## oak
## processor
module processor
(
	output reg w_en,
	output reg done,
	output reg [7:0] addr,
	output reg [31:0] data_out,
	input clk,
	input rst_n,
	input start,
	input [31:0] data_in
);
Size in the first run: about 1,300 cells after synthesis.
export LEC_CHECK = 0
export CAP_MARGIN = 15
export CORE_MARGIN = 4
export CORE_UTILIZATION = 40
export CTS_CLUSTER_DIAMETER = 347
export GPL_TIMING_DRIVEN = 0
export MIN_ROUTING_LAYER = met2
export SETUP_SLACK_MARGIN = 1.73
export SLEW_MARGIN = 20
create_clock -name core_clock -period 7.0 [get_ports {clk}]
run.sh (not shown) runs the stock make flow with config.mk's settings and CLKGATE_MAP_FILE=.
oak: all stages complete, timing, DRC and antenna checks passed
The following lists how pine was set up differently from oak:
--- a/flow/config.mk
+++ b/flow/config.mk
@@ -8,7 +8,5 @@
 export CAP_MARGIN = 15
-export CORE_MARGIN = 4
+export CORE_MARGIN = 6
 export CORE_UTILIZATION = 40
 export CTS_CLUSTER_DIAMETER = 347
-export GPL_TIMING_DRIVEN = 0
-export MIN_ROUTING_LAYER = met2
 export SETUP_SLACK_MARGIN = 1.73
Changes observed in pine relative to oak: highest cell delay on the worst timing path lower, number of iterations in the first detailed-routing pass lower.
Between pine and oak, it is pine whose first-pass GRT wire length is lower, by 7000 um.
pine vs oak: post-route cell area down in pine
Global-route usage down 17 points in pine wrt oak
pine vs. oak: multi-input combinational cell area fell by about 1.1%, area overhead of the layout relative to synthesis decreased by 3.5 points relative to the old numbers.
The following lists how birch was set up differently from pine:
--- a/flow/config.mk
+++ b/flow/config.mk
@@ -7,7 +7,7 @@
 export LEC_CHECK = 0
-export CAP_MARGIN = 15
-export CORE_MARGIN = 6
+export CAP_MARGIN = 20
+export CORE_ASPECT_RATIO = 0.89
+export CORE_MARGIN = 2
 export CORE_UTILIZATION = 40
-export CTS_CLUSTER_DIAMETER = 347
-export SETUP_SLACK_MARGIN = 1.73
+export CTS_CLUSTER_DIAMETER = 344
 export SLEW_MARGIN = 20
==> flow/constraint.sdc <==
create_clock -name core_clock -period 5.65 [get_ports {clk}]
set_input_delay 1.1300 -clock core_clock [delete_from_list [all_inputs] [get_ports {clk}]]
set_output_delay 1.1300 -clock core_clock [all_outputs]
set_load 0.01 [all_outputs]
Results
[diff] via count, birch relative to pine: regression
Transition time of the tightest slew-check pin delta for birch relative to pine: 170 ps lower
Comparing pine and birch, the higher setup slack of the most critical reg-to-reg path is on pine.
Comparing the two runs side by side, birch comes out behind pine on setup slack.
Changes observed in birch relative to pine: wire length increased 1.8%.
What maple does differently from birch at the input level:
--- a/flow/config.mk
+++ b/flow/config.mk
@@ -8,6 +8,5 @@
 export CAP_MARGIN = 20
-export CORE_ASPECT_RATIO = 0.89
 export CORE_MARGIN = 2
-export CORE_UTILIZATION = 40
-export CTS_CLUSTER_DIAMETER = 344
+export CORE_UTILIZATION = 58
+export SETUP_SLACK_MARGIN = 1.18
 export SLEW_MARGIN = 20
==> flow/constraint.sdc <==
create_clock -name core_clock -period 4.88 [get_ports {clk}]
set_input_delay 0.9760 -clock core_clock [delete_from_list [all_inputs] [get_ports {clk}]]
set_output_delay 0.9760 -clock core_clock [all_outputs]
set_load 0.01 [all_outputs]
### Flow results
Worst hold slack after final layout up 7.9 ps in maple wrt birch
For maple, the beginning of the critical path was a11[3]$_DFFE_PN0P_, unlike birch, where it was a21[0]$_DFFE_PN0P_.
Die size: maple is under birch
maple — sequential cell area share 0.73 points lower, birch as reference

* * *

== build 89 ==
processor again, from the RTL that the note above started with.
Settings: LEC_CHECK=0, CAP_MARGIN=0, CORE_MARGIN=2, CORE_UTILIZATION=72, CTS_CLUSTER_DIAMETER=28, CTS_CLUSTER_SIZE=99, HOLD_SLACK_MARGIN=-0.07, MAX_ROUTING_LAYER=met4, PLACE_DENSITY_LB_ADDON=0.24, SETUP_SLACK_MARGIN=1.18, SLEW_MARGIN=20, TNS_END_PERCENT=5; clock period 4.88 ns.
Build 89 completed; timing, DRC and antenna clean
--- input diff build 89..build 83 ---
- clearing PLACE_DENSITY_LB_ADDON, which used to be 0.24
- swapping 1.18 for 0.44 in SETUP_SLACK_MARGIN
- clearing HOLD_SLACK_MARGIN, which used to be -0.07
- swapping 99 for 74 in CTS_CLUSTER_SIZE
- putting ABC_AREA at 1 where nothing was set
- clearing TNS_END_PERCENT, which used to be 5
- swapping 0 for 20 in CAP_MARGIN
- swapping 4.88 for 4.7 in the clock period (ns, I/O delays scaled along)
==> results <==
[compare] base=build 89 new=build 83: signed area change from the synthesized netlist to the final layout picked up an extra 4.2 points; sequential fraction of total cell area lost 1.5 points. Re final-report setup violation count: build 83 is 25 up on build 89. Post-synthesis xor/xnor area fraction down 4.6 points in build 83 wrt build 89. Total area of sequential cells ended up 15 µm² higher on build 83 than on build 89. Build 83 gives less worst setup slack than build 89 did. [build 83] flow finished | final checks: failed | reasons: negative setup slack. [compare] base=build 89 new=build 83: final non-filler cell area has increased, number of signal-net inverters in the final layout has increased, hold slack has remained practically unchanged, routed wire length has increased.
### build 83 -> build 91
- setting TNS_END_PERCENT to 5 for the first time
- setting PLACE_DENSITY to 0.35 for the first time
- changing SETUP_SLACK_MARGIN from 0.44 to 1.18
- removing ABC_AREA (formerly 1)
- changing CTS_CLUSTER_SIZE from 74 to 99
- changing the clock period (ns, I/O delays scaled along) from 4.7 to 4.88
[summary]
When build 91 is set beside build 83, its sequential share of layout area turns out to be 1.5 points larger.
Lower routability congestion estimate among build 83 and build 91: build 83
For the starting density of the core, build 91 came in 0.21 points higher than build 83 did.
Build 91: PASS, flow complete, no timing, DRC or antenna violations
Going from build 83 to build 91, wire length on met1 shrank by more than 10%.
Input-level comparison between build 52 and build 91:
- removing CTS_CLUSTER_DIAMETER (formerly 28)
- removing TNS_END_PERCENT (formerly 5)
- setting PLACE_DENSITY_LB_ADDON to 0.25 for the first time
- removing PLACE_DENSITY (formerly 0.35)
- removing CTS_CLUSTER_SIZE (formerly 99)
- changing SETUP_SLACK_MARGIN from 1.18 to 0.74
- removing MAX_ROUTING_LAYER (formerly met4)
- changing the clock period (ns, I/O delays scaled along) from 4.88 to 6.55
[summary]
- Build 52 vs build 91 — tally of filler cells in the layout climbed by a little under 10%
- In build 52 the number of vias in the routed layout turned out about 3.4% lower than in build 91.
- Sort build 91 and build 52 by fmax, ascending, and build 52 comes first.
- [compare] base=build 91 new=build 52: filler-free cell count of the finished design -50, total routed wirelength -about 9%, detail-routed net length per standard cell -1.3 µm.
- Comparing final standard cell utilization of the core for build 91 and build 52, the bigger number came from build 91.

* * *

Setup of JK:
Starting RTL as in the previous note.
clock: 5.06 ns
lec_check: 0
abc_area: 1
cap_margin: 40
core_aspect_ratio: 0.5
core_margin: 2
core_utilization: 61
cts_cluster_diameter: 371
cts_cluster_size: 99
place_density: 0.82
setup_slack_margin: 0.74
slew_margin: 20
tns_end_percent: 20
Here is what was changed in the inputs of MS compared with JK.
- PLACE_DENSITY_LB_ADDON newly set to 0.16
- CORE_ASPECT_RATIO removed (was 0.5)
- CORE_UTILIZATION changed from 61 to 60
- CTS_CLUSTER_DIAMETER changed from 371 to 159
- CAP_MARGIN changed from 40 to 20
- PLACE_DENSITY removed (was 0.82)
- SETUP_SLACK_MARGIN removed (was 0.74)
- the clock period (ns, I/O delays scaled along) changed from 5.06 to 5.02
[summary]
- Row routability congestion estimate from global placement: MS higher / JK lower
- On clock skew, JK and MS are basically level.
- [MS vs JK] area of the multi-input gates: lower in MS
- Fraction of standard cell area in multi-input logic on MS is up relative to JK.
- MS vs. JK: core utilization of the finished layout moved down, buffer count from post-CTS setup fixing went down.
- MS: worst slew slack as a fraction of its limit is 2.0 points lower than what JK reported.
## Diff of input files: AL against MS
- a change of CTS_CLUSTER_DIAMETER from 159 to 28
- a deleted TNS_END_PERCENT that had been 20
- a change of CORE_UTILIZATION from 60 to 70
- an added MAX_ROUTING_LAYER of met4
- a deleted CTS_CLUSTER_SIZE that had been 99
- a deleted PLACE_DENSITY_LB_ADDON that had been 0.16
- an added SETUP_SLACK_MARGIN of 1.18
- a deleted ABC_AREA that had been 1
- a change of the clock period (ns, I/O delays scaled along) from 5.02 to 4.88
==> comparison <==
- Number of H-tree levels came out exactly the same in AL and MS.
- Maximum frequency ended up about 2.2% higher on AL than on MS.
- Compared with MS, in AL area added between synthesis and finish picked up an extra 7.2 points; length of routed met2 wiring lost about 8%; sequential cell area share picked up an extra 0.33 points.
Changes in TR relative to AL:
- a change of SETUP_SLACK_MARGIN from 1.18 to 1.33
- a change of CORE_UTILIZATION from 70 to 72
- a change of the clock period (ns, I/O delays scaled along) from 4.88 to 4.7
--- outcome ---
TR ran in full, but the layout does not pass; the checks complain about negative setup slack. In the flow results for TR and AL, the number of placement rows is smaller on TR. Going from AL to TR, highest achievable clock rate shrank by a few percent. Diff TR..AL | net count entering floorplan | unchanged. The total wire length after detailed routing of TR exceeds that of AL by 4.1 mm. On highest cell delay on the worst timing path: TR sits above AL. Compared with AL, TR degrades via count.

* * *

## wip/cedar
Starting RTL as in the previous note.
Design processor, start of the top module:
module processor
(
	output reg w_en,
	output reg done,
	output reg [7:0] addr,
	output reg [31:0] data_out,
	input clk,
	input rst_n,
	input start,
	input [31:0] data_in
);
export LEC_CHECK = 0
export CAP_MARGIN = 20
export CELL_PAD_IN_SITES_DETAIL_PLACEMENT = 1
export CORE_MARGIN = 9
export CORE_UTILIZATION = 43
export CTS_CLUSTER_SIZE = 41
export GPL_TIMING_DRIVEN = 1
export PLACE_DENSITY_LB_ADDON = 0.04
export SETUP_SLACK_MARGIN = 0.93
export SLEW_MARGIN = 20
create_clock -name core_clock -period 3.38 [get_ports {clk}]
wip/cedar finished all stages; layout check result: FAIL, due to setup timing.
diff inputs: wip/cedar => wip/lagoon
# wip/cedar
export LEC_CHECK = 0
export CAP_MARGIN = 20
export CELL_PAD_IN_SITES_DETAIL_PLACEMENT = 1
export CORE_MARGIN = 9
export CORE_UTILIZATION = 43
export CTS_CLUSTER_SIZE = 41
export GPL_TIMING_DRIVEN = 1
export PLACE_DENSITY_LB_ADDON = 0.04
export SETUP_SLACK_MARGIN = 0.93
export SLEW_MARGIN = 20
create_clock -name core_clock -period 3.38 [get_ports {clk}]
# wip/lagoon
export LEC_CHECK = 0
export CAP_MARGIN = 15
export CORE_MARGIN = 4
export CORE_UTILIZATION = 40
export CTS_CLUSTER_DIAMETER = 355
export SLEW_MARGIN = 20
create_clock -name core_clock -period 7.0 [get_ports {clk}]
[summary]
- Of wip/cedar and wip/lagoon, just one finished clean: wip/lagoon.
- Every stage of wip/cedar finished as expected; the final checks, on the other hand, flagged setup timing, which means the layout fails.
- Delta (wip/lagoon minus wip/cedar): register-to-register setup slack went up 2.70 ns, total of fill cells in the finished design went down 9.4%, area overhead of the layout relative to synthesis went down 20 points, area of all placed cells without fillers went down about 15%, worst setup slack went up 2.70 ns.
- Diff wip/cedar -> wip/lagoon: placed instance area now smaller; global placement routability congestion now larger; aggregate global routing overflow comparable.
> inputs changed (wip/lagoon -> wip/sierra)
# wip/lagoon
export LEC_CHECK = 0
export CAP_MARGIN = 15
export CORE_MARGIN = 4
export CORE_UTILIZATION = 40
export CTS_CLUSTER_DIAMETER = 355
export SLEW_MARGIN = 20
create_clock -name core_clock -period 7.0 [get_ports {clk}]
# wip/sierra
export LEC_CHECK = 0
export CAP_MARGIN = 20
export CORE_ASPECT_RATIO = 0.5
export CORE_MARGIN = 3
export CORE_UTILIZATION = 50
export CTS_CLUSTER_DIAMETER = 303
export CTS_CLUSTER_SIZE = 100
export HOLD_SLACK_MARGIN = -0.06
export PLACE_DENSITY = 0.37
export SLEW_MARGIN = 20
create_clock -name core_clock -period 7.0 [get_ports {clk}]
[summary]
wip/sierra ran to completion and came out clean on the timing, design-rule and antenna checks.
Changes observed in wip/sierra relative to wip/lagoon: synthesized-area fraction occupied by ao, oa, aoi and oai cells about even; wire length on met2 rose about 0.6%; utilization after layout rose 13 points.
wip/lagoon -> wip/sierra: tally of non-filler cells in the final layout decreased by a few percent
Diff wip/lagoon and wip/sierra: cell area lower in wip/sierra
The following lists how wip/willow was set up differently from wip/sierra:
# wip/sierra
export LEC_CHECK = 0
export CAP_MARGIN = 20
export CORE_ASPECT_RATIO = 0.5
export CORE_MARGIN = 3
export CORE_UTILIZATION = 50
export CTS_CLUSTER_DIAMETER = 303
export CTS_CLUSTER_SIZE = 100
export HOLD_SLACK_MARGIN = -0.06
export PLACE_DENSITY = 0.37
export SLEW_MARGIN = 20
create_clock -name core_clock -period 7.0 [get_ports {clk}]
# wip/willow
export LEC_CHECK = 0
export CAP_MARGIN = 20
export CORE_MARGIN = 2
export CORE_UTILIZATION = 40
export SLEW_MARGIN = 20
create_clock -name core_clock -period 5.61 [get_ports {clk}]
Results
- Delta (wip/willow minus wip/sierra): non-clock buffer count moved up.
- Maximum fanout encountered on the critical timing path in wip/willow is 4 lower than in wip/sierra
- Post-route clock period utilization is higher on wip/willow
- Changes observed in wip/willow relative to wip/sierra: share of final layout cell area taken by non-clock buffers now larger; setup slack now smaller; number of stages on the worst setup path now smaller.
